[flow/design.v]
module fix_mul(
	output reg overflow, 
	output reg [16-1:0] z, 
	input [16-1:0] a, b 
);
reg sign;
reg [16-1:0] abs_a, abs_b;
reg [2*16-1:0] abs_r_result;
always@(*) begin
	sign = a[16-1] ^ b[16-1];
	abs_a = a[16-1] ? ~a + 1 : a;
	abs_b = b[16-1] ? ~b + 1 : b;
	abs_r_result = abs_a[16-1:0] * abs_b[16-1:0];
	z = sign ? ~abs_r_result[16-1+10:10] + 1 : abs_r_result[16-1+10:10];
	if(abs_r_result[2*16-2:16-1+10] > 0) overflow = 1'b1;
	else overflow = 1'b0;
end
endmodule
module fix_div(
	output reg overflow, 
	output reg [16-1:0] z, 
	input [16-1:0] a, b 
);
reg sign;
reg [2*16-1:0] abs_a;
reg [16-1:0] abs_b;
reg [2*16-1:0] abs_r_result;
always@(*) begin
	sign = a[16-1] ^ b[16-1];
	abs_a[16-1:0] = 0;
	abs_a[16-1+10:10] = a[16-1] ? ~a + 1 : a;
	abs_a[2*16-1:16+10] = 0;
	abs_b = b[16-1] ? ~b + 1 : b;
	abs_r_result = abs_a[2*16-1:0] / {{16{1'b0}},abs_b[16-1:0]};
	z = sign ? ~abs_r_result[16-1:0] + 1 : abs_r_result[16-1:0];
	if(abs_r_result[2*16-2:16] > 0 || abs_b == 0) overflow = 1'b1;
	else overflow = 1'b0;
end
endmodule
module fix_add(
	output reg overflow, 
	output reg [16-1:0] z, 
	input [16-1:0] a, b 
);
reg [16:0] ext_a, ext_b, r_result;
always@(*) begin
	ext_a = {a[16-1],a};
	ext_b = {b[16-1],b};
	r_result = ext_a + ext_b;
	z = r_result[16-1:0];
	if(r_result[16] != r_result[16-1]) overflow = 1'b1;
	else overflow = 1'b0;
end
endmodule
module fix_mac(	 
	output overflow, 
	output [16-1:0] z, 
	input [16-1:0] a, b, c 
);
wire u_fix_mul_overflow;
wire [16-1:0] u_fix_mul_z;
fix_mul u_fix_mul(
	.overflow(u_fix_mul_overflow), 
	.z(u_fix_mul_z), 
	.a(a), .b(b) 
);
wire u_fix_add_overflow;
wire [16-1:0] u_fix_add_z;
fix_add u_fix_add(
	.overflow(u_fix_add_overflow), 
	.z(u_fix_add_z), 
	.a(u_fix_mul_z), .b(c) 
);
assign z = u_fix_add_z;
assign overflow = u_fix_mul_overflow | u_fix_add_overflow;
endmodule
module fix_sdc(	 
	output overflow, 
	output [16-1:0] z, 
	input [16-1:0] a, b, c 
);
wire [16-1:0] minus_b = ~b + 1;
wire u_fix_sub_overflow;
wire [16-1:0] u_fix_sub_z;
fix_add u_fix_sub(
	.overflow(u_fix_sub_overflow), 
	.z(u_fix_sub_z), 
	.a(a), .b(minus_b) 
);
wire u_fix_div_overflow;
wire [16-1:0] u_fix_div_z;
fix_div u_fix_div(
	.overflow(u_fix_div_overflow), 
	.z(u_fix_div_z), 
	.a(u_fix_sub_z), .b(c) 
);
assign z = u_fix_div_z;
assign overflow = u_fix_sub_overflow | u_fix_div_overflow;
endmodule
module fixu(
	output reg ack, 
	output reg overflow, 
	output reg [16-1:0] z, 
	input [16-1:0] a, b, c, 
	input fn, 
	input req, 
	input enable, 
	input rstn, clk 
);
reg [16-1:0] u_fix_mac_a, u_fix_mac_b, u_fix_mac_c;
wire [16-1:0] u_fix_mac_z;
wire u_fix_mac_overflow;
fix_mac u_fix_mac(
	.a(u_fix_mac_a), .b(u_fix_mac_b), .c(u_fix_mac_c), 
	.z(u_fix_mac_z), .overflow(u_fix_mac_overflow) 
);
reg [16-1:0] u_fix_sdc_a, u_fix_sdc_b, u_fix_sdc_c;
wire [16-1:0] u_fix_sdc_z;
wire u_fix_sdc_overflow;
fix_sdc u_fix_sdc(
	.a(u_fix_sdc_a), .b(u_fix_sdc_b), .c(u_fix_sdc_c), 
	.z(u_fix_sdc_z), .overflow(u_fix_sdc_overflow)
);
reg [1:0] req_d;
always@(negedge rstn or posedge clk) begin
	if(!rstn) req_d <= 2'b00;
	else if(enable) begin
		req_d[1] <= req_d[0];
		req_d[0] <= req;
	end
end
wire req_x = ^req_d;
reg [4:0] cnt;
always@(negedge rstn or posedge clk) begin
	if(!rstn) begin
		cnt <= 5'd0;
		ack <= 1'b0;
		z <= 0;
		overflow <= 1'b0;
	end
	else if(enable) begin
		if(cnt == 5'd0) begin
			if(req_x) begin
				case(fn)
					1'd0: begin
						cnt <= 5'd2;
						u_fix_mac_a <= a;
						u_fix_mac_b <= b;
						u_fix_mac_c <= c;
					end
					1'd1: begin
						cnt <= 5'd10;
						u_fix_sdc_a <= a;
						u_fix_sdc_b <= b;
						u_fix_sdc_c <= c;
					end
					default: begin
						u_fix_mac_a <= u_fix_mac_a;
						u_fix_mac_b <= u_fix_mac_b;
						u_fix_mac_c <= u_fix_mac_c;
						u_fix_sdc_a <= u_fix_sdc_a;
						u_fix_sdc_b <= u_fix_sdc_b;
						u_fix_sdc_c <= u_fix_sdc_c;
					end
				endcase
			end
		end
		else begin
			cnt <= cnt - 5'd1;
			if(cnt == 5'd1) begin
				ack <= ~ack;
				case(fn)
					1'd0: begin
						z <= u_fix_mac_z;
						overflow <= u_fix_mac_overflow;
					end
					1'd1: begin
						z <= u_fix_sdc_z;
						overflow <= u_fix_sdc_overflow;
					end
					default: begin
						z <= z;
						overflow <= overflow;
					end
				endcase
			end
		end
	end
end
endmodule
module fix_hpf_table(
	input sel_hpf_0p008, sel_hpf_0p002, sel_hpf_0p00025, 
	output [15:0] hpf_b1, hpf_b2, 
	output [15:0] hpf_a1, hpf_a2
);
assign hpf_b1 = sel_hpf_0p008 ? 16'd732		: sel_hpf_0p002 ? 16'd931	: sel_hpf_0p00025 ? 16'd1011	: 16'd1024;
assign hpf_b2 = sel_hpf_0p008 ? -16'd732	: sel_hpf_0p002 ? -16'd931	: sel_hpf_0p00025 ? -16'd1011	: 16'd1024;
assign hpf_a1 = sel_hpf_0p008 ? -16'd1024	: sel_hpf_0p002 ? -16'd1024	: sel_hpf_0p00025 ? -16'd1024	: 16'd1024;
assign hpf_a2 = sel_hpf_0p008 ? 16'd441		: sel_hpf_0p002 ? 16'd838	: sel_hpf_0p00025 ? 16'd998		: 16'd1024;
endmodule
module fix_lpf_table(
	input sel_lpf_0p1875, sel_lpf_0p325, sel_lpf_0p75, 
	output [15:0] lpf_b1, lpf_b2, lpf_b3, lpf_b4, lpf_b5, lpf_b6, 
	output [15:0] lpf_a1, lpf_a2, lpf_a3, lpf_a4, lpf_a5, lpf_a6
);
assign lpf_b1 = sel_lpf_0p1875 ? 16'd30		: sel_lpf_0p325 ? 16'd54	: sel_lpf_0p75 ? 16'd321	: 16'd1024;
assign lpf_b2 = sel_lpf_0p1875 ? -16'd55	: sel_lpf_0p325 ? -16'd3	: sel_lpf_0p75 ? 16'd1362	: 16'd1024;
assign lpf_b3 = sel_lpf_0p1875 ? 16'd33		: sel_lpf_0p325 ? 16'd56	: sel_lpf_0p75 ? 16'd2518	: 16'd1024;
assign lpf_b4 = sel_lpf_0p1875 ? 16'd33		: sel_lpf_0p325 ? 16'd56	: sel_lpf_0p75 ? 16'd2518	: 16'd1024;
assign lpf_b5 = sel_lpf_0p1875 ? -16'd55	: sel_lpf_0p325 ? -16'd3	: sel_lpf_0p75 ? 16'd1362	: 16'd1024;
assign lpf_b6 = sel_lpf_0p1875 ? 16'd30		: sel_lpf_0p325 ? 16'd54	: sel_lpf_0p75 ? 16'd321	: 16'd1024;
assign lpf_a1 = sel_lpf_0p1875 ? 16'd1024	: sel_lpf_0p325 ? 16'd1024	: sel_lpf_0p75 ? 16'd1024	: 16'd1024;
assign lpf_a2 = sel_lpf_0p1875 ? -16'd3507	: sel_lpf_0p325 ? -16'd2266	: sel_lpf_0p75 ? 16'd2270	: 16'd1024;
assign lpf_a3 = sel_lpf_0p1875 ? 16'd5000	: sel_lpf_0p325 ? 16'd2479	: sel_lpf_0p75 ? 16'd2647	: 16'd1024;
assign lpf_a4 = sel_lpf_0p1875 ? -16'd3656	: sel_lpf_0p325 ? -16'd1413	: sel_lpf_0p75 ? 16'd1729	: 16'd1024;
assign lpf_a5 = sel_lpf_0p1875 ? 16'd1366	: sel_lpf_0p325 ? 16'd444	: sel_lpf_0p75 ? 16'd631	: 16'd1024;
assign lpf_a6 = sel_lpf_0p1875 ? -16'd206	: sel_lpf_0p325 ? -16'd53	: sel_lpf_0p75 ? 16'd100	: 16'd1024;
endmodule
module fix_audio_ns(
	output reg ack, 
	output reg overflow, 
	output reg [16-1:0] tx_data, 
	input [16-1:0] rx_data, 
	input [16+16+16+4-1:0] conf, 
	input req, 
	input enable, 
	input rstn, clk 
);
reg [5:0] cst;
localparam
	st_error = (53^(53>>1)),
	st_done = (52^(52>>1)),
	st_vol = (51^(51>>1)), st_load_vol = (50^(50>>1)),
	st_vol_idle = (49^(49>>1)),
	st_kal_update_eec = (48^(48>>1)), st_kal_update_load_eec = (47^(47>>1)),
	st_kal_update_es = (46^(46>>1)), st_kal_update_load_es = (45^(45>>1)),
	st_kal_update_k = (44^(44>>1)),
	st_kal_update_k_load = (43^(43>>1)), st_kal_update_k_1 = (42^(42>>1)),
	st_kal_idle = (40^(40>>1)),
	st_lpf_y0 = (38^(38>>1)), st_lpf_a1 = (37^(37>>1)), 
	st_lpf_a6 = (36^(36>>1)), st_lpf_load_a6 = (35^(35>>1)), 
	st_lpf_a5 = (34^(34>>1)), st_lpf_load_a5 = (33^(33>>1)), 
	st_lpf_a4 = (32^(32>>1)), st_lpf_load_a4 = (31^(31>>1)), 
	st_lpf_a3 = (30^(30>>1)), st_lpf_load_a3 = (29^(29>>1)), 
	st_lpf_a2 = (28^(28>>1)), st_lpf_load_a2 = (27^(27>>1)), 
	st_lpf_b6 = (26^(26>>1)), st_lpf_load_b6 = (25^(25>>1)), 
	st_lpf_b5 = (24^(24>>1)), st_lpf_load_b5 = (23^(23>>1)), 
	st_lpf_b4 = (22^(22>>1)), st_lpf_load_b4 = (21^(21>>1)), 
	st_lpf_b3 = (20^(20>>1)), st_lpf_load_b3 = (19^(19>>1)), 
	st_lpf_b2 = (18^(18>>1)), st_lpf_load_b2 = (17^(17>>1)), 
	st_lpf_b1 = (16^(16>>1)), st_lpf_load_b1 = (15^(15>>1)), 
	st_lpf_shift = (14^(14>>1)),
	st_hpf_y0 = (13^(13>>1)),
	st_hpf_a1 = (12^(12>>1)), st_hpf_load_a1 = (11^(11>>1)), 
	st_hpf_a2 = (10^(10>>1)), st_hpf_load_a2 = (09^(09>>1)), 
	st_hpf_b2 = (08^(08>>1)), st_hpf_load_b2 = (07^(07>>1)), 
	st_hpf_b1 = (06^(06>>1)), st_hpf_load_b1 = (05^(05>>1)), 
	st_hpf_shift = (04^(04>>1)),
	st_in_vol = (03^(03>>1)), st_load_in_vol = (02^(02>>1)),
	st_in_vol_idle = (01^(01>>1)),
	st_idle = (00^(00>>1));
wire [1:0] sel_hpf = conf[1:0];
wire sel_hpf_0p008 = sel_hpf == 2'b11;
wire sel_hpf_0p002 = sel_hpf == 2'b10;
wire sel_hpf_0p00025 = sel_hpf == 2'b01;
wire disable_hpf = sel_hpf == 2'b00;
wire [15:0] hpf_b1, hpf_b2, hpf_a1, hpf_a2;
fix_hpf_table u_fix_hpf_table(
	sel_hpf_0p008, sel_hpf_0p002, sel_hpf_0p00025, 
	hpf_b1, hpf_b2, 
	hpf_a1, hpf_a2
);
wire [1:0] sel_lpf = conf[3:2];
wire sel_lpf_0p75 = sel_lpf == 2'b01;
wire sel_lpf_0p325 = sel_lpf == 2'b10;
wire sel_lpf_0p1875 = sel_lpf == 2'b11;
wire disable_lpf = sel_lpf == 2'b00;
wire [15:0] lpf_b1, lpf_b2, lpf_b3, lpf_b4, lpf_b5, lpf_b6;
wire [15:0] lpf_a1, lpf_a2, lpf_a3, lpf_a4, lpf_a5, lpf_a6;
fix_lpf_table u_fix_lpf_table(
	sel_lpf_0p1875, sel_lpf_0p325, sel_lpf_0p75, 
	lpf_b1, lpf_b2, lpf_b3, lpf_b4, lpf_b5, lpf_b6, 
	lpf_a1, lpf_a2, lpf_a3, lpf_a4, lpf_a5, lpf_a6
);
wire [16-1:0] kal_pnc = conf[16+4-1:4];
wire disable_kal = kal_pnc == {16{1'b0}};
wire [16-1:0] kal_mnc = 16'd1024;
wire [16-1:0] vol = conf[16+16+4-1:16+4];
wire disable_vol = vol == 16'd1024;
wire [16-1:0] in_vol = conf[16+16+16+4-1:16+16+4];
wire disable_in_vol = in_vol == 16'd1024;
wire u_fixu_ack;
wire u_fixu_overflow;
wire [16-1:0] u_fixu_z;
reg [16-1:0] u_fixu_a, u_fixu_b, u_fixu_c;
reg u_fixu_fn;
reg u_fixu_req;
fixu u_fixu(
	.ack(u_fixu_ack), 
	.overflow(u_fixu_overflow), 
	.z(u_fixu_z), 
	.a(u_fixu_a), .b(u_fixu_b), .c(u_fixu_c), 
	.fn(u_fixu_fn), 
	.req(u_fixu_req), 
	.enable(enable), 
	.rstn(rstn), .clk(clk) 
);
reg [1:0] req_d, u_fixu_ack_d;
always@(negedge rstn or posedge clk) begin
	if(!rstn) begin
		req_d <= 2'b00;
		u_fixu_ack_d <= 2'b00;
	end
	else if(enable) begin
		req_d[1] <= req_d[0];
		req_d[0] <= req;
		u_fixu_ack_d[1] <= u_fixu_ack_d[0];
		u_fixu_ack_d[0] <= u_fixu_ack;
	end
end
wire req_x = ^req_d;
wire u_fixu_ack_x = ^u_fixu_ack_d;
reg [16-1:0] data;
reg [16-1:0] hpf_x0, hpf_x1;
reg [16-1:0] hpf_y0, hpf_y1;
reg [16-1:0] lpf_x0, lpf_x1, lpf_x2, lpf_x3, lpf_x4, lpf_x5;
reg [16-1:0] lpf_y0, lpf_y1, lpf_y2, lpf_y3, lpf_y4, lpf_y5;
reg [15:0] kal_k, kal_es, kal_eec;
wire [15:0] kal_es_nst = kal_es;
wire [15:0] kal_eec_nst = kal_eec + kal_pnc;
always@(negedge rstn or posedge clk) begin
	if(!rstn) begin
		cst <= st_idle;
		data <= 0;
		u_fixu_fn <= 1'b0;
		u_fixu_req <= 1'b0;
		u_fixu_a <= 0;
		u_fixu_b <= 0;
		u_fixu_c <= 0;
		hpf_x0 <= 0; hpf_x1 <= 0;
		hpf_y0 <= 0; hpf_y1 <= 0;
		lpf_x0 <= 0; lpf_x1 <= 0; lpf_x2 <= 0; lpf_x3 <= 0; lpf_x4 <= 0; lpf_x5 <= 0;
		lpf_y0 <= 0; lpf_y1 <= 0; lpf_y2 <= 0; lpf_y3 <= 0; lpf_y4 <= 0; lpf_y5 <= 0;
		kal_k <= 0; kal_es <= 0; kal_eec <= 0;
		overflow <= 1'b0;
		ack <= 1'b0;
	end
	else if(enable) begin
		case(cst)
			st_idle: 
				if(req_x) begin
					cst <= st_in_vol_idle;
					data <= rx_data;
					overflow <= 1'b0;
				end
			st_in_vol_idle: begin
				if(disable_in_vol) cst <= st_hpf_shift;
				else cst <= st_load_in_vol;
			end
			st_load_in_vol: begin
				cst <= st_in_vol;
				u_fixu_fn <= 1'b0;
				u_fixu_req <= ~u_fixu_req;
				u_fixu_a <= data;
				u_fixu_b <= in_vol;
				u_fixu_c <= 0;
			end
			st_in_vol:
				if(u_fixu_ack_x) begin
					if(u_fixu_overflow) cst <= st_error;
					else begin
						cst <= st_hpf_shift;
						data <= u_fixu_z;
					end
				end
			st_hpf_shift: begin
				if(disable_hpf) cst <= st_lpf_shift;
				else cst <= st_hpf_load_b1;
				hpf_x0 <= data; hpf_x1 <= hpf_x0;
				hpf_y1 <= hpf_y0;
			end
			st_hpf_load_b1: begin
				cst <= st_hpf_b1;
				u_fixu_fn <= 1'b0;
				u_fixu_req <= ~u_fixu_req;
				u_fixu_a <= hpf_b1;
				u_fixu_b <= hpf_x0;
				u_fixu_c <= 0;
			end
			st_hpf_b1: 
				if(u_fixu_ack_x) begin
					if(u_fixu_overflow) cst <= st_error;
					else cst <= st_hpf_load_b2;
				end
			st_hpf_load_b2: begin
				cst <= st_hpf_b2;
				u_fixu_fn <= 1'b0;
				u_fixu_req <= ~u_fixu_req;
				u_fixu_a <= hpf_b2;
				u_fixu_b <= hpf_x1;
				u_fixu_c <= u_fixu_z;
			end
			st_hpf_b2: 
				if(u_fixu_ack_x) begin
					if(u_fixu_overflow) cst <= st_error;
					else begin
						cst <= st_hpf_load_a2;
						data <= u_fixu_z;
					end
				end
			st_hpf_load_a2: begin
				cst <= st_hpf_a2;
				u_fixu_fn <= 1'b0;
				u_fixu_req <= ~u_fixu_req;
				u_fixu_a <= hpf_a2;
				u_fixu_b <= hpf_y1;
				u_fixu_c <= 0;
			end
			st_hpf_a2: 
				if(u_fixu_ack_x) begin
					if(u_fixu_overflow) cst <= st_error;
					else cst <= st_hpf_load_a1;
				end
			st_hpf_load_a1: begin
				cst <= st_hpf_y0;
				u_fixu_fn <= 1'b1;
				u_fixu_req <= ~u_fixu_req;
				u_fixu_a <= data;
				u_fixu_b <= u_fixu_z;
				u_fixu_c <= hpf_a1;
			end
			st_hpf_y0: 
				if(u_fixu_ack_x) begin
					if(u_fixu_overflow) cst <= st_error;
					else begin
						cst <= st_lpf_shift;
						hpf_y0 <= u_fixu_z;
						data <= u_fixu_z;
					end
				end
			st_lpf_shift: begin
				if(disable_lpf) cst <= st_kal_idle;
				else cst <= st_lpf_load_b1;
				lpf_x0 <= data;
				lpf_x1 <= lpf_x0; lpf_x2 <= lpf_x1; lpf_x3 <= lpf_x2; lpf_x4 <= lpf_x3; lpf_x5 <= lpf_x4;
				lpf_y1 <= lpf_y0; lpf_y2 <= lpf_y1; lpf_y3 <= lpf_y2; lpf_y4 <= lpf_y3; lpf_y5 <= lpf_y4;
			end
			st_lpf_load_b1: begin
				cst <= st_lpf_b1;
				u_fixu_fn <= 1'b0;
				u_fixu_req <= ~u_fixu_req;
				u_fixu_a <= lpf_b1;
				u_fixu_b <= lpf_x0;
				u_fixu_c <= 0;
			end
			st_lpf_b1: 
				if(u_fixu_ack_x) begin
					if(u_fixu_overflow) cst <= st_error;
					else cst <= st_lpf_load_b2;
				end
			st_lpf_load_b2: begin
				cst <= st_lpf_b2;
				u_fixu_fn <= 1'b0;
				u_fixu_req <= ~u_fixu_req;
				u_fixu_a <= lpf_b2;
				u_fixu_b <= lpf_x1;
				u_fixu_c <= u_fixu_z;
			end
			st_lpf_b2: 
				if(u_fixu_ack_x) begin
					if(u_fixu_overflow) cst <= st_error;
					else cst <= st_lpf_load_b3;
				end
			st_lpf_load_b3: begin
				cst <= st_lpf_b3;
				u_fixu_fn <= 1'b0;
				u_fixu_req <= ~u_fixu_req;
				u_fixu_a <= lpf_b3;
				u_fixu_b <= lpf_x2;
				u_fixu_c <= u_fixu_z;
			end
			st_lpf_b3: 
				if(u_fixu_ack_x) begin
					if(u_fixu_overflow) cst <= st_error;
					else cst <= st_lpf_load_b4;
				end
			st_lpf_load_b4: begin
				cst <= st_lpf_b4;
				u_fixu_fn <= 1'b0;
				u_fixu_req <= ~u_fixu_req;
				u_fixu_a <= lpf_b4;
				u_fixu_b <= lpf_x3;
				u_fixu_c <= u_fixu_z;
			end
			st_lpf_b4: 
				if(u_fixu_ack_x) begin
					if(u_fixu_overflow) cst <= st_error;
					else cst <= st_lpf_load_b5;
				end
			st_lpf_load_b5: begin
				cst <= st_lpf_b5;
				u_fixu_fn <= 1'b0;
				u_fixu_req <= ~u_fixu_req;
				u_fixu_a <= lpf_b5;
				u_fixu_b <= lpf_x4;
				u_fixu_c <= u_fixu_z;
			end
			st_lpf_b5: 
				if(u_fixu_ack_x) begin
					if(u_fixu_overflow) cst <= st_error;
					else cst <= st_lpf_load_b6;
				end
			st_lpf_load_b6: begin
				cst <= st_lpf_b6;
				u_fixu_fn <= 1'b0;
				u_fixu_req <= ~u_fixu_req;
				u_fixu_a <= lpf_b6;
				u_fixu_b <= lpf_x5;
				u_fixu_c <= u_fixu_z;
			end
			st_lpf_b6: 
				if(u_fixu_ack_x) begin
					if(u_fixu_overflow) cst <= st_error;
					else begin
						cst <= st_lpf_load_a2;
						data <= u_fixu_z;
					end
				end
			st_lpf_load_a2: begin
				cst <= st_lpf_a2;
				u_fixu_fn <= 1'b0;
				u_fixu_req <= ~u_fixu_req;
				u_fixu_a <= lpf_a2;
				u_fixu_b <= lpf_y1;
				u_fixu_c <= 0;
			end
			st_lpf_a2: 
				if(u_fixu_ack_x) begin
					if(u_fixu_overflow) cst <= st_error;
					else cst <= st_lpf_load_a3;
				end
			st_lpf_load_a3: begin
				cst <= st_lpf_a3;
				u_fixu_fn <= 1'b0;
				u_fixu_req <= ~u_fixu_req;
				u_fixu_a <= lpf_a3;
				u_fixu_b <= lpf_y2;
				u_fixu_c <= u_fixu_z;
			end
			st_lpf_a3: 
				if(u_fixu_ack_x) begin
					if(u_fixu_overflow) cst <= st_error;
					else cst <= st_lpf_load_a4;
				end
			st_lpf_load_a4: begin
				cst <= st_lpf_a4;
				u_fixu_fn <= 1'b0;
				u_fixu_req <= ~u_fixu_req;
				u_fixu_a <= lpf_a4;
				u_fixu_b <= lpf_y3;
				u_fixu_c <= u_fixu_z;
			end
			st_lpf_a4: 
				if(u_fixu_ack_x) begin
					if(u_fixu_overflow) cst <= st_error;
					else cst <= st_lpf_load_a5;
				end
			st_lpf_load_a5: begin
				cst <= st_lpf_a5;
				u_fixu_fn <= 1'b0;
				u_fixu_req <= ~u_fixu_req;
				u_fixu_a <= lpf_a5;
				u_fixu_b <= lpf_y4;
				u_fixu_c <= u_fixu_z;
			end
			st_lpf_a5: 
				if(u_fixu_ack_x) begin
					if(u_fixu_overflow) cst <= st_error;
					else cst <= st_lpf_load_a6;
				end
			st_lpf_load_a6: begin
				cst <= st_lpf_a6;
				u_fixu_fn <= 1'b0;
				u_fixu_req <= ~u_fixu_req;
				u_fixu_a <= lpf_a6;
				u_fixu_b <= lpf_y5;
				u_fixu_c <= u_fixu_z;
			end
			st_lpf_a6: 
				if(u_fixu_ack_x) begin
					if(u_fixu_overflow) cst <= st_error;
					else cst <= st_lpf_a1;
				end
			st_lpf_a1: begin
				cst <= st_lpf_y0;
				u_fixu_fn <= 1'b1;
				u_fixu_req <= ~u_fixu_req;
				u_fixu_a <= data;
				u_fixu_b <= u_fixu_z;
				u_fixu_c <= lpf_a1;
			end
			st_lpf_y0: 
				if(u_fixu_ack_x) begin
					if(u_fixu_overflow) cst <= st_error;
					else begin
						cst <= st_kal_idle;
						lpf_y0 <= u_fixu_z;
						data <= u_fixu_z;
					end
				end
			st_kal_idle: begin
				if(disable_kal) cst <= st_vol_idle;
				else cst <= st_kal_update_k_1;
			end
			st_kal_update_k_1: begin
				cst <= st_kal_update_k_load;
				kal_k <= kal_eec_nst + kal_mnc;
			end
			st_kal_update_k_load: begin
				cst <= st_kal_update_k;
				u_fixu_fn <= 1'b1;
				u_fixu_req <= ~u_fixu_req;
				u_fixu_a <= kal_eec_nst;
				u_fixu_b <= 0;
				u_fixu_c <= kal_k;
			end
			st_kal_update_k: 
				if(u_fixu_ack_x) begin
					if(u_fixu_overflow) cst <= st_error;
					else begin
						cst <= st_kal_update_load_es;
						kal_k <= u_fixu_z;
					end
				end
			st_kal_update_load_es: begin
				cst <= st_kal_update_es;
				u_fixu_fn <= 1'b0;
				u_fixu_req <= ~u_fixu_req;
				u_fixu_a <= kal_k;
				u_fixu_b <= data + (~kal_es_nst + 1);
				u_fixu_c <= kal_es_nst;
			end
			st_kal_update_es: 
				if(u_fixu_ack_x) begin
					if(u_fixu_overflow) cst <= st_error;
					else begin
						cst <= st_kal_update_load_eec;
						kal_es <= u_fixu_z;
					end
				end
			st_kal_update_load_eec: begin
				cst <= st_kal_update_eec;
				u_fixu_fn <= 1'b0;
				u_fixu_req <= ~u_fixu_req;
				u_fixu_a <= ~kal_k + 1;
				u_fixu_b <= kal_eec_nst;
				u_fixu_c <= kal_eec_nst;
			end
			st_kal_update_eec: 
				if(u_fixu_ack_x) begin
					if(u_fixu_overflow) cst <= st_error;
					else begin
						cst <= st_vol_idle;
						kal_eec <= u_fixu_z;
						data <= kal_es;
					end
				end
			st_vol_idle: begin
				if(disable_vol) cst <= st_done;
				else cst <= st_load_vol;
			end
			st_load_vol: begin
				cst <= st_vol;
				u_fixu_fn <= 1'b0;
				u_fixu_req <= ~u_fixu_req;
				u_fixu_a <= data;
				u_fixu_b <= vol;
				u_fixu_c <= 0;
			end
			st_vol:
				if(u_fixu_ack_x) begin
					if(u_fixu_overflow) cst <= st_error;
					else begin
						cst <= st_done;
						data <= u_fixu_z;
					end
				end
			st_error: begin
				cst <= st_done;
				overflow <= 1'b1;
			end
			st_done: begin
				cst <= st_idle;
				tx_data <= data;
				ack <= ~ack;
			end
			default: cst <= st_idle;
		endcase
	end
end
endmodule
[flow/run.sh]
#!/bin/bash
# the make line also repeats each setting of config.mk as NAME=value (left out here)
make -C /OpenROAD-flow-scripts/flow DESIGN_CONFIG=/design/flow/config.mk WORK_HOME=/design/flow/orfs CLKGATE_MAP_FILE= finish
[flow/config.mk]
export PLATFORM = sky130hd
export DESIGN_NAME = fix_audio_ns
export DESIGN_NICKNAME = fix_audio_ns
export VERILOG_FILES = /design/flow/design.v
export SDC_FILE = /design/flow/constraint.sdc
export NUM_CORES = 4
export LEC_CHECK = 0
export CAP_MARGIN = 20
export CORE_MARGIN = 2
export CORE_UTILIZATION = 43
export CTS_CLUSTER_DIAMETER = 331
export SETUP_SLACK_MARGIN = 5.0
export SLEW_MARGIN = 35
export TNS_END_PERCENT = 75
[flow/constraint.sdc]
create_clock -name core_clock -period 140.0 [get_ports {clk}]
set_input_delay 28.0000 -clock core_clock [delete_from_list [all_inputs] [get_ports {clk}]]
set_output_delay 28.0000 -clock core_clock [all_outputs]
set_load 0.01 [all_outputs]
==> reports/qor.tcl, run 1 <==
set qor(run_status) {timing/DRC/antenna clean}
set qor(top_area_frac) 0.168
set qor(number_of_instances_in_the_synthesized_netlist) 7236
set qor(num_rows) 137
set qor(yosys_instances) 7236
set qor(syn_area_per_cell_um2) 8.40
set qor(dr.pass1.iters) 7
set qor(fin_worst_skew_ns) 0.0602
set qor(crit_path_end_kind) {flip-flop}
set qor(residual_drc) 0
set qor(enable_flop_cells) 112
set qor(finalWeightedCongestion) 0.976
set qor(worst_r2r_path_depth) 446
set qor(hold_path_depth) 1
set qor(asyncSetResetFlopFracSynth) 0.784
set qor(regToRegEndpoint) {u_fixu.z[14]}
set qor(critical_path_class) {reg -> reg}
set qor(tool_warnings) 38
set qor(finalWorstPathRequiredPeriod_ns) 101.14
set qor(xor_area_frac) 0.0654
set qor(most_common_cell) {nand2_1}
set qor(timing.critical_path.max_delay_family) {AND-OR/OR-AND gates}
set qor(cp.buffers_inverters) 25
set qor(cp_slowest_stage_delay_ns) 0.84
set qor(clk_latency_ns) 0.64
set qor(maxCapViolCount) 0
set qor(clock_tree.htree_level_count) 2
set qor(grt_first_pass_wirelength_um) 327000
set qor(critical_path.most_common_cell) {o21ai_0}
set qor(placement.io_buffers) 89
set qor(reg2reg_from) {u_fixu.u_fix_sdc_c[0]}
set qor(detail-route-antenna-nets) 0
set qor(critical_path_arrival_ns) 101.62
set qor(routed_wirelength_um) 213000
set qor(cp_num_cells) 446
set qor(post_synth_and_or_nand_nor_area_fraction) 0.187
set qor(timing.final.setup_violations) 0
set qor(cts_sinks) 519
set qor(numSynthFlops) 519
set qor(hp-start) {u_fixu_req}
set qor(hold_path.class) {reg -> reg}
set qor(post_synth_main_area_contributors) {dfrtp_1, ha_1, mux2_2, fa_1, edfxtp_1}
set qor(worst-endpoint-required_ns) 140.48
set qor(clock_tree_from_tritoncts) {done}
set qor(critical_path_peak_fanout) 36
set qor(mappedNetlistArea_mm2) 0.0608
set qor(crit_path_start_kind) {flip-flop}
set qor(detail_route.vias_per_cell) 6.22
set qor(timing_hold_violations_final) 0
set qor(yosysUniqueCellTypes) 129
set qor(synth.cellmix.adderShare) 0.181
set qor(gr-total-overflow) 0
set qor(dp_hpwl_um) 162000
set qor(floorplanUtilization) 0.435
set qor(timing.hold.worst_endpoint) {u_fixu_req}
set qor(core_mm2) 0.140
set qor(netlist_top_cells_count) {nand2_1, nor2_1, ha_1}
set qor(final_min_period_over_clock_period) 0.722
set qor(tritoncts.num_buffers) 52
set qor(post-route-util) 0.474
set qor(fmax_ghz) 0.00989
set qor(synth_area_leader_cell) {dfrtp_1}
set qor(drt_first_iter_violations) 5939
set qor(timing.max_slew.rel_slack) 0.349
set qor(cts_root_buf) {clkbuf_16}
set qor(detailroute.via_count) 56900
set qor(die_h_um) 380
set qor(grt_max_degree) 82
set qor(cts_max_path_buffers) 3
set qor(postCtsSetupRepairBufs) 0
set qor(cts.reportedPaths.clkPinSlew_ns) 0.06
set qor(timing.setup.tns_ns) 0
set qor(initial_antenna_violation_count) 3
set qor(ys_area_mm2) 0.0608
set qor(yosys.stat.seqShare) 0.223
set qor(synth_top_flop_cell) {dfrtp_1}
set qor(final-max-slew-violation-count) 0
set qor(fp.dieArea_mm2) 0.144
set qor(signed_area_change_from_the_synthesized_netlist_to_the_final_layout_pct) 9.09
set qor(unrepaired_setup_endpoints_after_global_routing) {false}
set qor(die_width_um) 380
set qor(slowest_cell_on_the_critical_path) {a2111oi_0}
set qor(critPathLaunch) {u_fixu.u_fix_sdc_c[0]}
set qor(pin_count) 90
set qor(holdBufCountCts) 0
set qor(actual_slew_at_the_worst_max_slew_pin_ns) 0.975
set qor(crit_end) {u_fixu.z[14]}
set qor(synth-compound-area-share) 0.229
set qor(netlist_logic_family_top) {AND-OR/OR-AND gates}
set qor(post_synth_mux_area_share) 0.0726
set qor(global_route.usage.total) 0.287
set qor(worst-r2r-setup-slack_ns) 38.86
set qor(grt_pass1_vias) 54500
set qor(cts_resized) 0
set qor(ys.warnings.count) 5
set qor(post_drt_wl_per_cell_um) 23.3
set qor(num-nets-final) 8060
## layer usage
layer	up-vias	GRT usage	routed length, um
met1	27800	0.406	96100
li1	26500	-	-
met5	-	0.00298	54
met2	2236	0.448	93200
met4	2	0.0881	7390
met3	403	0.0437	16500
## final cells by class
| type | count | area, um2 |
|---|---|---|
| tap | 1876 | 2350 |
| timing repair buffer | 220 | 1920 |
| multi-input combinational | 6044 | 45100 |
| sequential | 519 | 13500 |
| fill | 13700 | 73500 |
| inverter | 391 | 1470 |
| clock inverter | 23 | 400 |
| antenna | 1 | 2.50 |
| clock buffer | 75 | 1540 |
## metrics by stage
stage | cell area, um2 | setup slack [ns] | hold WS [ns] | instances
3_5_place_dp | 64300 | 39.81 | 0.460 | 9049
2_1_floorplan | 60800 | 47.24 | 0.437 | 7240
3_3_place_gp | 64200 | 42.27 | 0.463 | 9048
6_report | 66300 | 38.86 | 0.472 | 9149
5_1_grt | 66300 | 29.71 | 0.484 | 9148
4_1_cts | 66200 | 39.33 | 0.471 | 9147
==> run 2, diff against run 1 <==
ABC_AREA = 1   (was default)
CORE_UTILIZATION = 72   (was 43)
CTS_CLUSTER_DIAMETER = 374   (was 331)
CTS_CLUSTER_SIZE = 96   (was default)
PLACE_DENSITY = 0.38   (was default)
SLEW_MARGIN = 20   (was 35)
TNS_END_PERCENT = 15   (was 75)
clock period = 76.7 ns   (was 140.0 ns; I/O delays follow)
==> reports/qor.tcl, run 2 <==
set qor(run_status) {aborted with a tool error}
set qor(lastStage) {global routing (5_1_grt)}
set qor(pin_count) 90 ;# unchanged
set qor(asyncSetResetFlopFracSynth) 0.784 ;# unchanged
set qor(enable_flop_cells) 112 ;# unchanged
set qor(cts_max_path_buffers) 3 ;# unchanged
set qor(ys.warnings.count) 5 ;# unchanged
set qor(place.detailed.instances) 9966 ;# +10%
set qor(synth_area_leader_cell) {dfrtp_1}
set qor(netlist_logic_family_top) {simple AND/OR/NAND/NOR gates}
set qor(die_width_um) 297 ;# -22%
set qor(most_common_cell) {nand2_1}
set qor(post_synth_mux_area_share) 0.000345 ;# -0.0722
set qor(finalWeightedCongestion) 1.10 ;# +13%
set qor(xor_area_frac) 0.0583 ;# -0.00709
set qor(cts_sinks) 519 ;# unchanged
set qor(fp.dieArea_mm2) 0.0881 ;# -39%
set qor(netlist_top_cells_count) {nand2_1, inv_1, o21ai_0}
set qor(yosys.stat.seqShare) 0.219 ;# -0.00336
set qor(yosysUniqueCellTypes) 96 ;# -26%
set qor(dp_hpwl_um) 163000 ;# +0.30%
set qor(placement.io_buffers) 89 ;# unchanged
set qor(synth_top_flop_cell) {dfrtp_1}
set qor(post_synth_and_or_nand_nor_area_fraction) 0.279 ;# +0.0921
set qor(numSynthFlops) 519 ;# unchanged
set qor(yosys_instances) 8713 ;# +20%
set qor(syn_area_per_cell_um2) 7.09 ;# -16%
set qor(cts_root_buf) {clkbuf_16}
set qor(post_synth_main_area_contributors) {dfrtp_1, nand2_1, ha_1, inv_1, fa_1}
set qor(num_rows) 107 ;# -22%
set qor(number_of_instances_in_the_synthesized_netlist) 8713 ;# +20%
set qor(tritoncts.num_buffers) 9 ;# -83%
set qor(core_mm2) 0.0850 ;# -39%
set qor(ys_area_mm2) 0.0617 ;# +1.5%
set qor(synth.cellmix.adderShare) 0.178 ;# -0.00308
set qor(floorplanUtilization) 0.726 ;# +0.291
set qor(holdBufCountCts) 0 ;# unchanged
set qor(die_h_um) 297 ;# -22%
set qor(top_area_frac) 0.165 ;# -0.00253
set qor(mappedNetlistArea_mm2) 0.0617 ;# +1.5%
set qor(clock_tree.htree_level_count) 1 ;# -1
set qor(synth-compound-area-share) 0.155 ;# -0.0739
[run 2: through the flow]
step	hold WS (ns)	setup TNS (ns)	setup slack, ns	instance area (um2)
3_3_place_gp	0.455	0	0.953	65400
4_1_cts	0.404	0	5.01	68100
3_5_place_dp	0.462	-31.73	-2.77	65400
2_1_floorplan	0.442	0	1.90	62600
[run 2: repair_timing]
item | 4_1_cts
pin swaps | 163
buffers inserted | 203
gates resized | 200
endpoints found under the setup margin | 16
cloned | 12
==> run 3, diff against run 2 <==
ABC_AREA = default   (was 1)
CTS_CLUSTER_DIAMETER = default   (was 374)
CTS_CLUSTER_SIZE = default   (was 96)
PLACE_DENSITY = default   (was 0.38)
PLACE_DENSITY_LB_ADDON = 0.24   (was default)
SETUP_SLACK_MARGIN = default   (was 5.0)
TNS_END_PERCENT = default   (was 15)
clock period = 88.7 ns   (was 76.7 ns; I/O delays follow)
==> reports/qor.tcl, run 3 <==
set qor(grt_first_pass_wirelength_um) 330000
set qor(final_min_period_over_clock_period) 0.950
set qor(synth.cellmix.adderShare) 0.181 ;# +0.00308
set qor(timing_hold_violations_final) 0
set qor(critical_path_peak_fanout) 28
set qor(maxCapViolCount) 0
set qor(gr-total-overflow) 0
set qor(detailroute.via_count) 61400
set qor(dp_hpwl_um) 158000 ;# -3.0%
set qor(placement.io_buffers) 89 ;# unchanged
set qor(asyncSetResetFlopFracSynth) 0.784 ;# unchanged
set qor(routed_wirelength_um) 219000
set qor(num_rows) 106 ;# -0.93%
set qor(mappedNetlistArea_mm2) 0.0608 ;# -1.5%
set qor(num-nets-final) 8216
set qor(hp-start) {u_fixu.ack}
set qor(hold_slack_ns) 0.478
set qor(worst_r2r_path_depth) 428
set qor(timing.critical_path.max_delay_family) {AND-OR/OR-AND gates}
set qor(detail_route.vias_per_cell) 7.17
set qor(drt_first_iter_violations) 8227
set qor(synth_top_flop_cell) {dfrtp_1}
set qor(cts_max_path_buffers) 3 ;# unchanged
set qor(post_synth_mux_area_share) 0.0726 ;# +0.0722
set qor(yosysUniqueCellTypes) 129 ;# +34%
set qor(residual_drc) 0
set qor(crit_path_end_kind) {flip-flop}
set qor(least_setup_slack_across_all_paths_after_layout_ns) 4.44
set qor(crit_end) {u_fixu.z[6]}
set qor(grt_max_degree) 158
set qor(post_synth_main_area_contributors) {dfrtp_1, ha_1, mux2_2, fa_1, edfxtp_1}
set qor(numSynthFlops) 519 ;# unchanged
set qor(final_cell_count_no_fill) 8563
set qor(critical_path_arrival_ns) 84.81
set qor(synth-compound-area-share) 0.229 ;# +0.0739
set qor(worst-endpoint-required_ns) 89.25
set qor(most_common_cell) {nand2_1}
set qor(hold_path_depth) 1
set qor(pin_count) 90 ;# unchanged
set qor(grt_pass1_vias) 58700
set qor(final-max-slew-violation-count) 0
set qor(cts.reportedPaths.clkPinSlew_ns) 0.07
set qor(yosys.stat.seqShare) 0.223 ;# +0.00336
set qor(enable_flop_cells) 112 ;# unchanged
set qor(slowest_cell_on_the_critical_path) {or4b_4}
set qor(tritoncts.num_buffers) 49 ;# +40
set qor(dr.pass1.iters) 11
set qor(finalWeightedCongestion) 1.09 ;# -1.4%
set qor(floorplanUtilization) 0.727 ;# about the same
set qor(post_synth_and_or_nand_nor_area_fraction) 0.187 ;# -0.0921
set qor(core_mm2) 0.0837 ;# -1.6%
set qor(reg2reg_from) {u_fixu.u_fix_sdc_c[0]}
set qor(number_of_instances_in_the_synthesized_netlist) 7236 ;# -17%
set qor(netlist_logic_family_top) {AND-OR/OR-AND gates}
set qor(hold_path.class) {reg -> reg}
set qor(cts_root_buf) {clkbuf_16}
set qor(cp_num_cells) 428
set qor(regToRegEndpoint) {u_fixu.z[6]}
set qor(synth_area_leader_cell) {dfrtp_1}
set qor(crit_path_start_kind) {flip-flop}
set qor(die_width_um) 295 ;# -0.75%
set qor(tool_warnings) 42
set qor(place.detailed.instances) 8372 ;# -16%
set qor(fin_worst_skew_ns) 0.0346
set qor(clock_tree_from_tritoncts) {done}
set qor(fp.dieArea_mm2) 0.0868 ;# -1.5%
set qor(actual_slew_at_the_worst_max_slew_pin_ns) 1.13
set qor(die_h_um) 295 ;# -0.75%
set qor(top_area_frac) 0.168 ;# +0.00253
set qor(timing.max_slew.rel_slack) 0.238
set qor(critPathLaunch) {u_fixu.u_fix_sdc_c[0]}
set qor(netlist_top_cells_count) {nand2_1, nor2_1, ha_1}
set qor(run_status) {timing/DRC/antenna clean}
set qor(xor_area_frac) 0.0654 ;# +0.00709
set qor(clock_tree.htree_level_count) 2 ;# +1
set qor(clk_latency_ns) 0.65
set qor(fmax_ghz) 0.0119
set qor(worst-r2r-setup-slack_ns) 4.44
set qor(place_ws_ns) -2.72 ;# +0.0514 ns
set qor(critical_path_class) {reg -> reg}
set qor(signed_area_change_from_the_synthesized_netlist_to_the_final_layout_pct) 10.8
set qor(cp_slowest_stage_delay_ns) 0.59
set qor(syn_area_per_cell_um2) 8.40 ;# +19%
set qor(initial_antenna_violation_count) 10
set qor(ys_area_mm2) 0.0608 ;# -1.5%
set qor(global_route.usage.total) 0.489
set qor(detail-route-antenna-nets) 0
set qor(timing.hold.worst_endpoint) {u_fixu.ack}
set qor(critical_path.most_common_cell) {a21o_1}
set qor(timing.final.setup_violations) 0
set qor(cp.buffers_inverters) 14
set qor(post_drt_wl_per_cell_um) 25.6
set qor(ys.warnings.count) 5 ;# unchanged
set qor(yosys_instances) 7236 ;# -17%
set qor(finalWorstPathRequiredPeriod_ns) 84.26
set qor(cts_sinks) 519 ;# unchanged
set qor(holdBufCountCts) 0 ;# unchanged
run 3: final cells by class:
type / count / area [um2]
inverters: 391 / 1470
clock buffers: 61 / 1300
flip-flops and latches: 519 / 13500
multi-input cells: 6046 / 46100
well taps: 1134 / 1420
fillers: 5554 / 16300
repair buffers: 377 / 3200
diodes: 5 / 12.5
clock inverters: 30 / 349
run 3: repair_timing:
item | 4_1_cts | 5_1_grt
cloned | 0 | 4
setup endpoints to repair | 16 | 16
pin swaps | 4 | 68
resized | 22 | 217
setup buffers | 10 | 77
run 3: stage by stage:
stage | cell area (um2) | setup TNS [ns] | utilization
6_report | 67400 | 0 | 0.805
5_1_grt | 67300 | -6.98 | 0.805
4_1_cts | 65700 | 0 | 0.785
3_5_place_dp | 63900 | -30.05 | 0.764
3_3_place_gp | 63800 | 0 | 0.763
2_1_floorplan | 60900 | 0 | -
run 3: per-layer routing:
metal  vias up  part of all wire  track usage
li1      26800                 -            -
met1     28900              0.35        0.592
met2      4343              0.43        0.741
met3      1396              0.13        0.142
met4         8             0.091        0.359
met5         -           0.00021            0
==> run 4, diff against run 3 <==
clock period = 84.7 ns   (was 88.7 ns; I/O delays follow)
==> reports/qor.tcl, run 4 <==
set qor(grt_pass1_vias) 59400 ;# +1.1%
set qor(crit_path_start_kind) {flip-flop}
set qor(grt-busiest-layer) {met2}
set qor(xor_area_frac) 0.0654 ;# unchanged
set qor(nFillCells) 5165 ;# -7.0%
set qor(synth_area_leader_cell) {dfrtp_1}
set qor(cp_num_cells) 432 ;# +0.93%
set qor(netlist_logic_family_top) {AND-OR/OR-AND gates}
set qor(hp-start) {u_fixu_req}
set qor(gr-usage-met2) 0.744 ;# +0.00362
set qor(cts.reportedPaths.clkPinSlew_ns) 0.07 ;# about the same
set qor(cts_max_path_buffers) 3 ;# unchanged
set qor(die_width_um) 295 ;# unchanged
set qor(most_common_cell) {nand2_1}
set qor(grt_use_met1) 0.593 ;# about the same
set qor(timing_hold_violations_final) 0 ;# unchanged
set qor(final-max-slew-violation-count) 0 ;# unchanged
set qor(yosys_instances) 7236 ;# unchanged
set qor(die_h_um) 295 ;# unchanged
set qor(detailroute.via_count) 62900 ;# +2.5%
set qor(fp.dieArea_mm2) 0.0868 ;# unchanged
set qor(least_setup_slack_across_all_paths_after_layout_ns) 2.69 ;# -1.75 ns
set qor(actual_slew_at_the_worst_max_slew_pin_ns) 1.31 ;# +0.183 ns
set qor(post_synth_mux_area_share) 0.0726 ;# unchanged
set qor(ys.warnings.count) 5 ;# unchanged
set qor(drt_first_iter_violations) 8383 ;# +1.9%
set qor(timing.critical_path.max_delay_family) {AND-OR/OR-AND gates}
set qor(fmax_ghz) 0.0122 ;# +2.7%
set qor(hold_slack_ns) 0.485 ;# +0.00714 ns
set qor(critical_path_arrival_ns) 82.56 ;# -2.25 ns
set qor(synth.cellmix.adderShare) 0.181 ;# unchanged
set qor(clk_latency_ns) 0.64 ;# about the same
set qor(detail-route-antenna-nets) 0 ;# unchanged
set qor(hold_path.class) {reg -> reg}
set qor(num_rows) 106 ;# unchanged
set qor(crit_path_end_kind) {flip-flop}
set qor(maxCapViolCount) 0 ;# unchanged
set qor(enable_flop_cells) 112 ;# unchanged
set qor(mappedNetlistArea_mm2) 0.0608 ;# unchanged
set qor(placement.io_buffers) 89 ;# unchanged
set qor(number_of_instances_in_the_synthesized_netlist) 7236 ;# unchanged
set qor(timing.final.setup_violations) 0 ;# unchanged
set qor(dr.pass1.iters) 13 ;# +2
set qor(global_route.usage.total) 0.492 ;# +0.00323
set qor(cts_root_buf) {clkbuf_16}
set qor(post_synth_and_or_nand_nor_area_fraction) 0.187 ;# unchanged
set qor(timing.setup.tns_ns) 0 ;# unchanged
set qor(finish.instance_area_mm2) 0.0691 ;# +2.5%
set qor(numSynthFlops) 519 ;# unchanged
set qor(yosysUniqueCellTypes) 129 ;# unchanged
set qor(run_status) {timing/DRC/antenna clean}
set qor(detail_route.vias_per_cell) 7.22 ;# +0.75%
set qor(fin_worst_skew_ns) 0.0324 ;# -0.00217 ns
set qor(worst-r2r-setup-slack_ns) 2.69 ;# -1.75 ns
set qor(cp.buffers_inverters) 26 ;# +12
set qor(regToRegEndpoint) {u_fixu.z[8]}
set qor(syn_area_per_cell_um2) 8.40 ;# unchanged
set qor(core_mm2) 0.0837 ;# unchanged
set qor(cts_sinks) 519 ;# unchanged
set qor(synth_top_flop_cell) {dfrtp_1}
set qor(synth-compound-area-share) 0.229 ;# unchanged
set qor(critical_path_peak_fanout) 17 ;# -39%
set qor(holdBufCountCts) 0 ;# unchanged
set qor(reg2reg_from) {u_fixu.u_fix_sdc_c[1]}
set qor(finalWorstPathRequiredPeriod_ns) 82.01 ;# -2.25 ns
set qor(ys_area_mm2) 0.0608 ;# unchanged
set qor(netlist_top_cells_count) {nand2_1, nor2_1, ha_1}
set qor(final_min_period_over_clock_period) 0.968 ;# +0.0184
set qor(pin_count) 90 ;# unchanged
set qor(residual_drc) 0 ;# unchanged
set qor(signed_area_change_from_the_synthesized_netlist_to_the_final_layout_pct) 13.6
set qor(regArea_mm2) 0.0135 ;# about the same
set qor(cp_slowest_stage_delay_ns) 0.81 ;# +0.22 ns
set qor(finalWeightedCongestion) 1.11 ;# +1.7%
set qor(hold_path_depth) 1 ;# unchanged
set qor(routed_wirelength_um) 224000 ;# +2.3%
set qor(initial_antenna_violation_count) 15 ;# +5
set qor(tritoncts.num_buffers) 50 ;# +2.0%
set qor(worst_r2r_path_depth) 432 ;# +0.93%
set qor(asyncSetResetFlopFracSynth) 0.784 ;# unchanged
set qor(grt_max_degree) 176 ;# +11%
set qor(tool_warnings) 42 ;# unchanged
set qor(top_area_frac) 0.168 ;# unchanged
set qor(post_synth_main_area_contributors) {dfrtp_1, ha_1, mux2_2, fa_1, edfxtp_1}
set qor(multi_input_comb_area_mm2) 0.0467 ;# +1.3%
set qor(timing.hold.worst_endpoint) {u_fixu_req}
set qor(crit_end) {u_fixu.z[8]}
set qor(dp_hpwl_um) 158000 ;# +0.18%
set qor(place_ws_ns) -2.86 ;# -0.144 ns
set qor(grt_first_pass_wirelength_um) 332000 ;# +0.73%
set qor(timing.max_slew.rel_slack) 0.114 ;# -0.123
set qor(critPathLaunch) {u_fixu.u_fix_sdc_c[1]}
set qor(num-nets-final) 8360 ;# +1.8%
set qor(clock_tree.htree_level_count) 2 ;# unchanged
set qor(slowest_cell_on_the_critical_path) {o21ai_0}
set qor(post-route-util) 0.825 ;# +0.0205
set qor(yosys.stat.seqShare) 0.223 ;# unchanged
set qor(post_drt_wl_per_cell_um) 25.7 ;# +0.56%
set qor(gr-total-overflow) 0 ;# unchanged
set qor(worst-endpoint-required_ns) 85.25 ;# -4.00 ns
set qor(clock_tree_from_tritoncts) {done}
set qor(floorplanUtilization) 0.727 ;# unchanged
set qor(dpl-instance-area_mm2) 0.0649 ;# +1.5%
set qor(critical_path.most_common_cell) {o21ai_1}
set qor(critical_path_class) {reg -> reg}
set qor(met3_track_demand_over_resource) 0.161 ;# +0.0188
## run 4: per-stage QoR
stage	instances
after global routing	8699
final	8709
after floorplan	7240
after CTS	8577
after global placement	8475
after detailed placement	8475
## run 4: metal layers
layer	vias to the layer above	routed length (um)
met5	-	187
met1	29500	78300
met3	1567	30300
li1	27100	-
met2	4731	95900
met4	18	19400
## run 4: final cells by class
class / instances / share of cell area
Antenna cell: 10 / 0.000362
Clock buffer: 68 / 0.0203
Clock inverter: 21 / 0.00446
Inverter: 391 / 0.0213
Multi-Input combinational cell: 6045 / 0.675
Sequential cell: 519 / 0.196
Tap cell: 1134 / 0.0205
Timing Repair Buffer: 521 / 0.0615
## run 4: timing repair
action	CTS	global route
buffers inserted	13	115
gates resized	38	307
cloned	0	6
pin swaps	9	156
endpoints found under the setup margin	16	16
==> run 5, diff against run 4 <==
ABC_AREA = 1   (was default)
CTS_CLUSTER_DIAMETER = 400   (was default)
CTS_CLUSTER_SIZE = 100   (was default)
PLACE_DENSITY_LB_ADDON = 0.01   (was 0.24)
SETUP_SLACK_MARGIN = 1.95   (was default)
clock period = 16.8 ns   (was 84.7 ns; I/O delays follow)
==> reports/qor.tcl, run 5 <==
set qor(post_synth_mux_area_share) 0.000345 ;# -0.0722
set qor(enable_flop_cells) 112 ;# unchanged
set qor(mappedNetlistArea_mm2) 0.0617 ;# +1.5%
set qor(firstError) {[ERROR DPL-0033] detailed placement checks failed during check placement.}
set qor(lastStage) {clock tree synthesis (4_1_cts)}
set qor(ys_area_mm2) 0.0617 ;# +1.5%
set qor(asyncSetResetFlopFracSynth) 0.784 ;# unchanged
set qor(netlist_top_cells_count) {nand2_1, inv_1, o21ai_0}
set qor(pin_count) 90 ;# unchanged
set qor(post_synth_and_or_nand_nor_area_fraction) 0.279 ;# +0.0921
set qor(synth_area_leader_cell) {dfrtp_1}
set qor(placement.io_buffers) 89 ;# unchanged
set qor(xor_area_frac) 0.0583 ;# -0.00709
set qor(fp.dieArea_mm2) 0.0881 ;# +1.5%
set qor(floorplanUtilization) 0.726 ;# about the same
set qor(dp_hpwl_um) 185000 ;# +17%
set qor(die_h_um) 297 ;# +0.75%
set qor(yosys.stat.seqShare) 0.219 ;# -0.00336
set qor(yosysUniqueCellTypes) 96 ;# -26%
set qor(synth_top_flop_cell) {dfrtp_1}
set qor(core_mm2) 0.0850 ;# +1.6%
set qor(yosys_instances) 8713 ;# +20%
set qor(synth.cellmix.adderShare) 0.178 ;# -0.00308
set qor(netlist_logic_family_top) {simple AND/OR/NAND/NOR gates}
set qor(post_synth_main_area_contributors) {dfrtp_1, nand2_1, ha_1, inv_1, fa_1}
set qor(numSynthFlops) 519 ;# unchanged
set qor(die_width_um) 297 ;# +0.75%
set qor(finalWeightedCongestion) 1.28 ;# +16%
set qor(ys.warnings.count) 5 ;# unchanged
set qor(synth-compound-area-share) 0.155 ;# -0.0739
set qor(num_rows) 107 ;# +0.94%
set qor(place.detailed.instances) 11400 ;# +35%
set qor(most_common_cell) {nand2_1}
set qor(syn_area_per_cell_um2) 7.09 ;# -16%
set qor(top_area_frac) 0.165 ;# -0.00253
set qor(run_status) {aborted with a tool error}
set qor(number_of_instances_in_the_synthesized_netlist) 8713 ;# +20%
[run 5: metrics by stage]
step / hold WS, ns / area [um2] / util / setup WS [ns]
after detailed placement: 0.460 / 76800 / 0.903 / -57.39
after floorplan: 0.442 / 63000 / - / -56.87
after global placement: 0.452 / 76800 / 0.903 / -51.03
==> run 6, diff against run 5 <==
CORE_ASPECT_RATIO = 0.93   (was default)
CTS_CLUSTER_DIAMETER = default   (was 400)
CTS_CLUSTER_SIZE = 81   (was 100)
GPL_TIMING_DRIVEN = 1   (was default)
MAX_ROUTING_LAYER = met4   (was default)
PLACE_DENSITY_LB_ADDON = 0.07   (was 0.01)
SETUP_SLACK_MARGIN = 2.14   (was 1.95)
SLEW_MARGIN = 35   (was 20)
TNS_END_PERCENT = 5   (was default)
clock period = 75.5 ns   (was 16.8 ns; I/O delays follow)
==> reports/qor.tcl, run 6 <==
set qor(run_status) {failed layout checks}
set qor(failed_layout_checks) {setup timing}
set qor(mappedNetlistArea_mm2) 0.0617 ;# unchanged
set qor(worst-r2r-setup-slack_ns) -1.23
set qor(cp.buffers_inverters) 99
set qor(worst-endpoint-required_ns) 76.04
set qor(dpl-instance-area_mm2) 0.0656 ;# -15%
set qor(grt_pass1_vias) 61400
set qor(crit_path_start_kind) {flip-flop}
set qor(tritoncts.num_buffers) 51
set qor(post_synth_mux_area_share) 0.000345 ;# unchanged
set qor(finalWorstPathRequiredPeriod_ns) 76.73
set qor(hp-start) {hpf_y0[10]}
set qor(finish.instance_area_mm2) 0.0718
set qor(signed_area_change_from_the_synthesized_netlist_to_the_final_layout_pct) 16.3
set qor(yosys_instances) 8713 ;# unchanged
set qor(enable_flop_cells) 112 ;# unchanged
set qor(post_synth_main_area_contributors) {dfrtp_1, nand2_1, ha_1, inv_1, fa_1}
set qor(least_setup_slack_across_all_paths_after_layout_ns) -1.23
set qor(cts.reportedPaths.clkPinSlew_ns) 0.07
set qor(synth_top_flop_cell) {dfrtp_1}
set qor(cp_num_cells) 574
set qor(num_rows) 103 ;# -3.7%
set qor(cts_sinks) 519
set qor(critical_path_class) {reg -> reg}
set qor(die_width_um) 308 ;# +3.6%
set qor(reg2reg_from) {u_fixu.u_fix_sdc_b[0]}
set qor(ys.warnings.count) 5 ;# unchanged
set qor(yosysUniqueCellTypes) 96 ;# unchanged
set qor(clock_tree_from_tritoncts) {done}
set qor(routed_wirelength_um) 238000
set qor(crit_path_end_kind) {flip-flop}
set qor(final_cell_count_no_fill) 10400
set qor(grt_first_pass_wirelength_um) 332000
set qor(critical_path.most_common_cell) {nand2_2}
set qor(final-max-slew-violation-count) 0
set qor(timing_hold_violations_final) 0
set qor(syn_area_per_cell_um2) 7.09 ;# unchanged
set qor(final_min_period_over_clock_period) 1.02
set qor(place.detailed.instances) 9963 ;# -13%
set qor(synth.cellmix.adderShare) 0.178 ;# unchanged
set qor(netlist_top_cells_count) {nand2_1, inv_1, o21ai_0}
set qor(pin_count) 90 ;# unchanged
set qor(detail_route.vias_per_cell) 6.61
set qor(netlist_logic_family_top) {simple AND/OR/NAND/NOR gates}
set qor(clock_tree.htree_level_count) 2
set qor(clk_latency_ns) 0.65
set qor(grt_max_degree) 254
set qor(place_ws_ns) -3.41 ;# +53.98 ns
set qor(gr-total-overflow) 0
set qor(initial_antenna_violation_count) 10
set qor(actual_slew_at_the_worst_max_slew_pin_ns) 1.11
set qor(detailroute.via_count) 68400
set qor(die_h_um) 286 ;# -3.5%
set qor(finalWeightedCongestion) 1.13 ;# -12%
set qor(num-nets-final) 10000
set qor(number_of_instances_in_the_synthesized_netlist) 8713 ;# unchanged
set qor(timing.critical_path.max_delay_family) {AND-OR/OR-AND gates}
set qor(numSynthFlops) 519 ;# unchanged
set qor(xor_area_frac) 0.0583 ;# unchanged
set qor(tool_warnings) 50
set qor(hold_path.class) {reg -> reg}
set qor(drt_first_iter_violations) 11500
set qor(critical_path_arrival_ns) 77.27
set qor(cts_max_path_buffers) 3
set qor(cp_slowest_stage_delay_ns) 0.45
set qor(dr.pass1.iters) 11
set qor(synth_area_leader_cell) {dfrtp_1}
set qor(crit_end) {u_fixu.z[14]}
set qor(ys_area_mm2) 0.0617 ;# unchanged
set qor(timing.max_slew.rel_slack) 0.259
set qor(regToRegEndpoint) {u_fixu.z[14]}
set qor(detail-route-antenna-nets) 0
set qor(global_route.usage.total) 0.492
set qor(top_area_frac) 0.165 ;# unchanged
set qor(placement.io_buffers) 89 ;# unchanged
set qor(hold_path_depth) 2
set qor(fmax_ghz) 0.0130
set qor(unrepaired_setup_endpoints_after_global_routing) {true}
set qor(slowest_cell_on_the_critical_path) {ha_2}
set qor(timing.hold.worst_endpoint) {hpf_y1[10]}
set qor(yosys.stat.seqShare) 0.219 ;# unchanged
set qor(fp.dieArea_mm2) 0.0881 ;# about the same
set qor(synth-compound-area-share) 0.155 ;# unchanged
set qor(critPathLaunch) {u_fixu.u_fix_sdc_b[0]}
set qor(post_synth_and_or_nand_nor_area_fraction) 0.279 ;# unchanged
set qor(dp_hpwl_um) 159000 ;# -14%
set qor(fin_worst_skew_ns) 0.0543
set qor(residual_drc) 0
set qor(asyncSetResetFlopFracSynth) 0.784 ;# unchanged
set qor(holdBufCountCts) 0
set qor(timing.final.setup_violations) 16
set qor(post-route-util) 0.846
set qor(worst_r2r_path_depth) 574
set qor(post_drt_wl_per_cell_um) 22.9
set qor(core_mm2) 0.0849 ;# -0.10%
set qor(floorplanUtilization) 0.727 ;# +0.000727
set qor(cts_root_buf) {clkbuf_16}
set qor(critical_path_peak_fanout) 18
set qor(most_common_cell) {nand2_1}
set qor(maxCapViolCount) 0
run 6: area by class of cell:
type	instances	area (um2)
clock buffers	72	1450
repair buffers	659	5420
multi-input cells	6543	44200
repair inverters	5	41.3
clock inverters	23	279
diodes	13	32.5
well taps	1102	1380
fillers	5004	13100
flip-flops and latches	519	13500
inverters	1423	5500
run 6: routing by layer:
metal	up-vias	GRT usage	share of wire
met5	-	-	0
li1	29500	-	-
met4	0	0.262	0.084
met2	5862	0.703	0.41
met3	1868	0.158	0.16
met1	31200	0.620	0.35
run 6: through the flow:
stage	TNS, ns	hold slack, ns
floorplan	0	0.442
global placement	0	0.454
detailed placement	-45.44	0.459
CTS	0	0.470
global route	-73.04	0.491
finish	-14.65	0.468
run 6: timing repair:
item	CTS	global route
gates cloned	8	13
pin swaps	73	335
resized	126	431
setup endpoints to repair	16	16
buffers inserted	68	197
